==> trial 95: inputs <==
## microprocessor
module microprocessor(clk, rst, outputPorts, inputPorts, imem_addr, imem_data, dmem_addr, dmem_we, dmem_wdata, dmem_rdata);
clock: 8.17 ns
lec_check: 0
cap_margin: 20
core_margin: 2
core_utilization: 31
slew_margin: 20
run.sh (not shown) runs the stock make flow with config.mk's settings and CLKGATE_MAP_FILE=.
==> inputs of trial 19, as changes to trial 95 <==
- ABC_AREA: not set -> 0
- CORE_UTILIZATION: 31 -> 70
- CTS_CLUSTER_SIZE: not set -> 58
- SETUP_SLACK_MARGIN: not set -> 0.73
==> flow/constraint.sdc (replaced) <==
create_clock -name core_clock -period 2.79 [get_ports {clk}]
set_input_delay 0.5580 -clock core_clock [delete_from_list [all_inputs] [get_ports {clk}]]
set_output_delay 0.5580 -clock core_clock [all_outputs]
set_load 0.01 [all_outputs]
==> inputs of trial 85, as changes to trial 95 <==
- CAP_MARGIN: 20 -> 30
- CELL_PAD_IN_SITES_DETAIL_PLACEMENT: not set -> 0
- CORE_ASPECT_RATIO: not set -> 0.96
- CORE_UTILIZATION: 31 -> 66
- CTS_CLUSTER_DIAMETER: not set -> 270
- GPL_ROUTABILITY_DRIVEN: not set -> 1
- MIN_ROUTING_LAYER: not set -> met1
- TNS_END_PERCENT: not set -> 75
==> flow/constraint.sdc (replaced) <==
create_clock -name core_clock -period 3.32 [get_ports {clk}]
set_input_delay 0.6640 -clock core_clock [delete_from_list [all_inputs] [get_ports {clk}]]
set_output_delay 0.6640 -clock core_clock [all_outputs]
set_load 0.01 [all_outputs]
==> inputs of trial 34, as changes to trial 95 <==
- ABC_AREA: not set -> 1
- CAP_MARGIN: 20 -> 30
- CELL_PAD_IN_SITES_DETAIL_PLACEMENT: not set -> 1
- CORE_ASPECT_RATIO: not set -> 1.02
- CORE_MARGIN: 2 -> 8
- CORE_UTILIZATION: 31 -> 26
- CTS_CLUSTER_DIAMETER: not set -> 270
- GPL_ROUTABILITY_DRIVEN: not set -> 1
- MAX_ROUTING_LAYER: not set -> met4
- MIN_ROUTING_LAYER: not set -> met2
- PLACE_DENSITY_LB_ADDON: not set -> 0.05
- SLEW_MARGIN: 20 -> 25
- TNS_END_PERCENT: not set -> 25
==> flow/constraint.sdc (replaced) <==
create_clock -name core_clock -period 3.99 [get_ports {clk}]
set_input_delay 0.7980 -clock core_clock [delete_from_list [all_inputs] [get_ports {clk}]]
set_output_delay 0.7980 -clock core_clock [all_outputs]
set_load 0.01 [all_outputs]
==> notes <==
Trial 95 completed with no timing, DRC or antenna violations. Trial 85 reached the layout checks and failed them: negative setup slack. Trial 34 passed the timing, design-rule and antenna checks. Trial 19 never finished: it broke off in global routing (ODB-0269).
First-iteration DRC count: trial 34 > trial 85 > trial 95.
Against trial 34, the critical path depth of trial 95 is lower by 17.
In trial 95 the clock skew is higher than in trial 34, by 7.9 ps.
Register-to-register slack: trial 85 < trial 34 < trial 95.
Power, highest first: trial 85, trial 34, trial 95.
==> figures <==
quantity                                                                                trial 85    trial 34                           trial 95        trial 19
Net count of the finished layout                                                            5328        7574                               4920               -
FFs & Latches                                                                               1345        1345                               1345               -
Run status                                                            complete, but fails checks  timing/DRC/antenna clean           timing/DRC/antenna clean  did not finish
Failing step                                                                                   -           -                                  -  global routing
Layout check failures                                                       negative setup slack           -                                  -               -
Headroom to the max-slew limit                                                             26.9%       25.1%                              26.2%               -
Slack of the worst reg-to-reg path                                                       -520 ps      100 ps                            3200 ps               -
Class of the most critical setup path                                                 reg -> reg  reg -> reg                         reg -> out               -
Final design utilization                                                                   78.9%       31.0%                              35.7%               -
Endpoints failing hold                                                                         0           0                                  0               -
Tally of nets with antenna violations remaining after routing                                  0           0                                  0               -
Gate power share                                                                           14.2%       14.8%                              11.0%               -
Hold Crit Start                                                myData.ALU_res_reg[10]$_SDFF_PP0_         rst  myData.ALU_res_reg[25]$_SDFF_PP0_               -

==> run a <==
microprocessor again, from the RTL that the note above started with.
Settings: LEC_CHECK=0, ABC_AREA=1, CAP_MARGIN=40, CORE_ASPECT_RATIO=1.26, CORE_MARGIN=2, CORE_UTILIZATION=72, CTS_CLUSTER_DIAMETER=394, CTS_CLUSTER_SIZE=10, HOLD_SLACK_MARGIN=0.29, MAX_ROUTING_LAYER=met4, SETUP_SLACK_MARGIN=0.67, SLEW_MARGIN=20, TNS_END_PERCENT=5; clock period 2.42 ns.
==> run b: changes against run a <==
==> flow/config.mk (replaced) <==
export PLATFORM = sky130hd
export DESIGN_NAME = microprocessor
export DESIGN_NICKNAME = microprocessor
export VERILOG_FILES = /design/flow/design.v
export SDC_FILE = /design/flow/constraint.sdc
export NUM_CORES = 4
export LEC_CHECK = 0
export ABC_AREA = 1
export CAP_MARGIN = 25
export CELL_PAD_IN_SITES_GLOBAL_PLACEMENT = 3
export CORE_MARGIN = 2
export CORE_UTILIZATION = 54
export CTS_CLUSTER_DIAMETER = 371
export CTS_CLUSTER_SIZE = 73
export MAX_ROUTING_LAYER = met4
export SLEW_MARGIN = 35
==> flow/constraint.sdc (replaced) <==
create_clock -name core_clock -period 4.95 [get_ports {clk}]
set_input_delay 0.9900 -clock core_clock [delete_from_list [all_inputs] [get_ports {clk}]]
set_output_delay 0.9900 -clock core_clock [all_outputs]
set_load 0.01 [all_outputs]
==> run c: changes against run a <==
==> flow/config.mk (replaced) <==
export PLATFORM = sky130hd
export DESIGN_NAME = microprocessor
export DESIGN_NICKNAME = microprocessor
export VERILOG_FILES = /design/flow/design.v
export SDC_FILE = /design/flow/constraint.sdc
export NUM_CORES = 4
export LEC_CHECK = 0
export ABC_AREA = 1
export CAP_MARGIN = 15
export CELL_PAD_IN_SITES_GLOBAL_PLACEMENT = 1
export CORE_MARGIN = 2
export CORE_UTILIZATION = 40
export CTS_CLUSTER_DIAMETER = 44
export CTS_CLUSTER_SIZE = 93
export GPL_ROUTABILITY_DRIVEN = 1
export GPL_TIMING_DRIVEN = 0
export HOLD_SLACK_MARGIN = 0.03
export MAX_ROUTING_LAYER = met4
export MIN_ROUTING_LAYER = met2
export SETUP_SLACK_MARGIN = -0.15
export SLEW_MARGIN = 25
==> flow/constraint.sdc (replaced) <==
create_clock -name core_clock -period 6.0 [get_ports {clk}]
set_input_delay 1.2000 -clock core_clock [delete_from_list [all_inputs] [get_ports {clk}]]
set_output_delay 1.2000 -clock core_clock [all_outputs]
set_load 0.01 [all_outputs]
==> run d: changes against run a <==
==> flow/config.mk (replaced) <==
export PLATFORM = sky130hd
export DESIGN_NAME = microprocessor
export DESIGN_NICKNAME = microprocessor
export VERILOG_FILES = /design/flow/design.v
export SDC_FILE = /design/flow/constraint.sdc
export NUM_CORES = 4
export LEC_CHECK = 0
export ABC_AREA = 1
export CAP_MARGIN = 20
export CORE_MARGIN = 2
export CORE_UTILIZATION = 40
export GPL_ROUTABILITY_DRIVEN = 0
export SLEW_MARGIN = 20
==> flow/constraint.sdc (replaced) <==
create_clock -name core_clock -period 6.0 [get_ports {clk}]
set_input_delay 1.2000 -clock core_clock [delete_from_list [all_inputs] [get_ports {clk}]]
set_output_delay 1.2000 -clock core_clock [all_outputs]
set_load 0.01 [all_outputs]
==> notes <==
Run c never finished: it broke off in global routing on GRT-0116. Run a never finished: it broke off in global routing, error GRT-0232. Run b died in global placement without I/O on GPL-0301. Run d completed with no timing, DRC or antenna violations. Synthesized cell count is the same in run a and run d. Synthesized area is the same in run a and run c. In run d the die area is larger than in run b, by 35%.

==> 11-02 <==
microprocessor again, from the RTL that the note above started with.
export LEC_CHECK = 0
export ABC_AREA = 0
export CAP_MARGIN = 20
export CELL_PAD_IN_SITES_GLOBAL_PLACEMENT = 1
export CORE_MARGIN = 2
export CORE_UTILIZATION = 72
export CTS_CLUSTER_SIZE = 47
export GPL_ROUTABILITY_DRIVEN = 1
export PLACE_DENSITY = 0.93
export SETUP_SLACK_MARGIN = 0.34
export SLEW_MARGIN = 35
export TNS_END_PERCENT = 35
create_clock -name core_clock -period 3.18 [get_ports {clk}]
==> inputs of 04-09, as changes to 11-02 <==
ABC_AREA = 1   (was 0)
CORE_UTILIZATION = 40   (was 72)
CTS_CLUSTER_DIAMETER = 190   (was not set)
CTS_CLUSTER_SIZE = not set   (was 47)
GPL_TIMING_DRIVEN = 0   (was not set)
MAX_ROUTING_LAYER = met4   (was not set)
MIN_ROUTING_LAYER = met2   (was not set)
PLACE_DENSITY = not set   (was 0.93)
SETUP_SLACK_MARGIN = 0.7   (was 0.34)
SLEW_MARGIN = 25   (was 35)
TNS_END_PERCENT = not set   (was 35)
==> flow/constraint.sdc (replaced) <==
create_clock -name core_clock -period 6.0 [get_ports {clk}]
set_input_delay 1.2000 -clock core_clock [delete_from_list [all_inputs] [get_ports {clk}]]
set_output_delay 1.2000 -clock core_clock [all_outputs]
set_load 0.01 [all_outputs]
==> impl_metrics.yaml <==
# yosys + openroad results
outcome:
  stop_stage: "global routing (5_1_grt)"
  error: "[ERROR GRT-0116] Global routing finished with congestion. Check the congestion regions in the DRC Viewer."
  status: "aborted with a tool error"
logic_synthesis:
  ys_seq_share: 0.5683
  synthXorXnorAreaFrac: 0.0005355
  top_logic_kind: "AND-OR/OR-AND gates"
clock_network:
  cts_buffers: 152
-- figures above: 04-09

==> impl_metrics.yaml <==
# generated from flow reports
outcome:
  status: "failed layout checks"
  check.faults: "setup timing"
final_timing:
  finalWorstSetupSlack_ps: -602.1
  setup_violations: 13
-- figures above: 11-02


==> inputs of job 7616 <==
Starting RTL as in the previous note.
clock: 2.79 ns
lec_check: 0
abc_area: 1
cap_margin: 20
core_margin: 2
core_utilization: 72
cts_cluster_size: 58
place_density_lb_addon: 0.04
setup_slack_margin: 0.79
slew_margin: 20
==> job 1062: changes against job 7616 <==
- ABC_AREA: 1 -> not set
- CORE_UTILIZATION: 72 -> 65
- CTS_CLUSTER_SIZE: 58 -> not set
- PLACE_DENSITY_LB_ADDON: 0.04 -> not set
- SETUP_SLACK_MARGIN: 0.79 -> not set
==> flow/constraint.sdc (replaced) <==
create_clock -name core_clock -period 2.61 [get_ports {clk}]
set_input_delay 0.5220 -clock core_clock [delete_from_list [all_inputs] [get_ports {clk}]]
set_output_delay 0.5220 -clock core_clock [all_outputs]
set_load 0.01 [all_outputs]
==> job 2063: changes against job 7616 <==
- ABC_AREA: 1 -> not set
- CORE_UTILIZATION: 72 -> 40
- CTS_CLUSTER_SIZE: 58 -> not set
- PLACE_DENSITY_LB_ADDON: 0.04 -> not set
- SETUP_SLACK_MARGIN: 0.79 -> not set
==> flow/constraint.sdc (replaced) <==
create_clock -name core_clock -period 4.57 [get_ports {clk}]
set_input_delay 0.9140 -clock core_clock [delete_from_list [all_inputs] [get_ports {clk}]]
set_output_delay 0.9140 -clock core_clock [all_outputs]
set_load 0.01 [all_outputs]
==> job 6254: changes against job 7616 <==
- ABC_AREA: 1 -> not set
- CORE_UTILIZATION: 72 -> 68
- CTS_CLUSTER_SIZE: 58 -> not set
- PLACE_DENSITY: not set -> 0.66
- PLACE_DENSITY_LB_ADDON: 0.04 -> not set
- SETUP_SLACK_MARGIN: 0.79 -> not set
- TNS_END_PERCENT: not set -> 90
==> flow/constraint.sdc (replaced) <==
create_clock -name core_clock -period 4.87 [get_ports {clk}]
set_input_delay 0.9740 -clock core_clock [delete_from_list [all_inputs] [get_ports {clk}]]
set_output_delay 0.9740 -clock core_clock [all_outputs]
set_load 0.01 [all_outputs]
==> summary of the runs <==
Die size: job 7616 < job 6254 < job 1062 < job 2063. Against job 7616, the synthesized cell count of job 2063 is smaller by 35%. Via count, highest first: job 1062, job 6254, job 2063. Between job 1062 and job 6254, the lower design area is in job 6254 (gap about 9%, measured against job 6254). Job 1062 finished but fails on setup timing. Job 2063 finished clean. Job 6254 produced a clean layout. Job 7616 did not get past global routing. Of job 6254 and job 2063, job 2063 has the higher clock-buffer cell count (gap 3). Between job 7616 and job 6254, the lower synthesized area is in job 6254 (gap about 3%, measured against job 6254).
==> figures <==
| item | job 1062 | job 7616 | job 2063 | job 6254 |
|---|---|---|---|---|
| Count of unique library cells instantiated by Yosys | 90 | 47 | 90 | 90 |
| WHS Endpoint | myData.MyPC.dirOut_A[0]$_SDFF_PP0_ | - | myData.MyPC.dirOut_B[7]$_SDFF_PP0_ | myData.MyPC.dirOut[2]$_SDFF_PP0_ |
| NetSw | 13.0 mW | - | 7.26 mW | 6.62 mW |
| Final core utilization | 80.4% | - | 46.0% | 76.5% |
| Reg2Reg Setup Slack | -1150 ps | - | 160 ps | 520 ps |
| P_comb | 8.00 mW | - | 3.34 mW | 3.08 mW |
| First-pass DRT Iterations | 8 | - | 5 | 9 |
| Result of the run | finished with violations | aborted with a tool error | finished clean | finished clean |
| Failing step | - | global routing | - | - |
| Layout check failures | setup timing | - | - | - |
| Biggest power consumer among the groups | sequential cells | - | sequential cells | sequential cells |
| Sum of negative setup slack | -17,800 ps | - | 0 ps | 0 ps |
| Min setup slack post-route | -1150 ps | - | 164 ps | 441 ps |
| Sequential fraction of design power | 46.1% | - | 47.7% | 48.5% |
| Worst EP arrival | 4450 ps | - | 5140 ps | 3450 ps |
| Endpoint kind of the worst setup timing path | register | - | register | output port |

==> delta <==
Starting RTL as in the previous note.
clock: 2.79 ns
lec_check: 0
abc_area: 0
cap_margin: 20
core_margin: 2
core_utilization: 70
cts_cluster_size: 58
place_density_lb_addon: 0.0
setup_slack_margin: 0.79
slew_margin: 20
==> pepper (differences from delta) <==
ABC_AREA = 1   (was 0)
PLACE_DENSITY_LB_ADDON = unset   (was 0.0)
SETUP_SLACK_MARGIN = unset   (was 0.79)
==> fjord (differences from delta) <==
ABC_AREA = unset   (was 0)
CAP_MARGIN = 0   (was 20)
CELL_PAD_IN_SITES_DETAIL_PLACEMENT = 0   (was unset)
CORE_ASPECT_RATIO = 0.96   (was unset)
CORE_UTILIZATION = 71   (was 70)
CTS_CLUSTER_DIAMETER = 270   (was unset)
CTS_CLUSTER_SIZE = 15   (was 58)
GPL_ROUTABILITY_DRIVEN = 1   (was unset)
MIN_ROUTING_LAYER = met1   (was unset)
PLACE_DENSITY_LB_ADDON = unset   (was 0.0)
SETUP_SLACK_MARGIN = -0.16   (was 0.79)
TNS_END_PERCENT = 75   (was unset)
==> flow/constraint.sdc (replaced) <==
create_clock -name core_clock -period 3.24 [get_ports {clk}]
set_input_delay 0.6480 -clock core_clock [delete_from_list [all_inputs] [get_ports {clk}]]
set_output_delay 0.6480 -clock core_clock [all_outputs]
set_load 0.01 [all_outputs]
==> comparison <==
pepper finished but fails on setup timing. fjord completed and failed the layout checks on setup timing. delta never finished: it broke off in 5_1_grt. In pepper the non-clock buffer count is higher than in fjord, by 129. Of fjord and pepper, pepper has the higher clock-buffer cell count (gap 40). Between fjord and pepper, the lower power is in fjord (gap 27%, measured against pepper). In pepper the final cell count is higher than in fjord, by about 40%. In pepper the clock power is higher than in fjord, by 60%. Between pepper and fjord, the lower hold slack is in pepper (gap 0.14 ns).
No activity file was given, so power comes from the tool's default toggle rates.
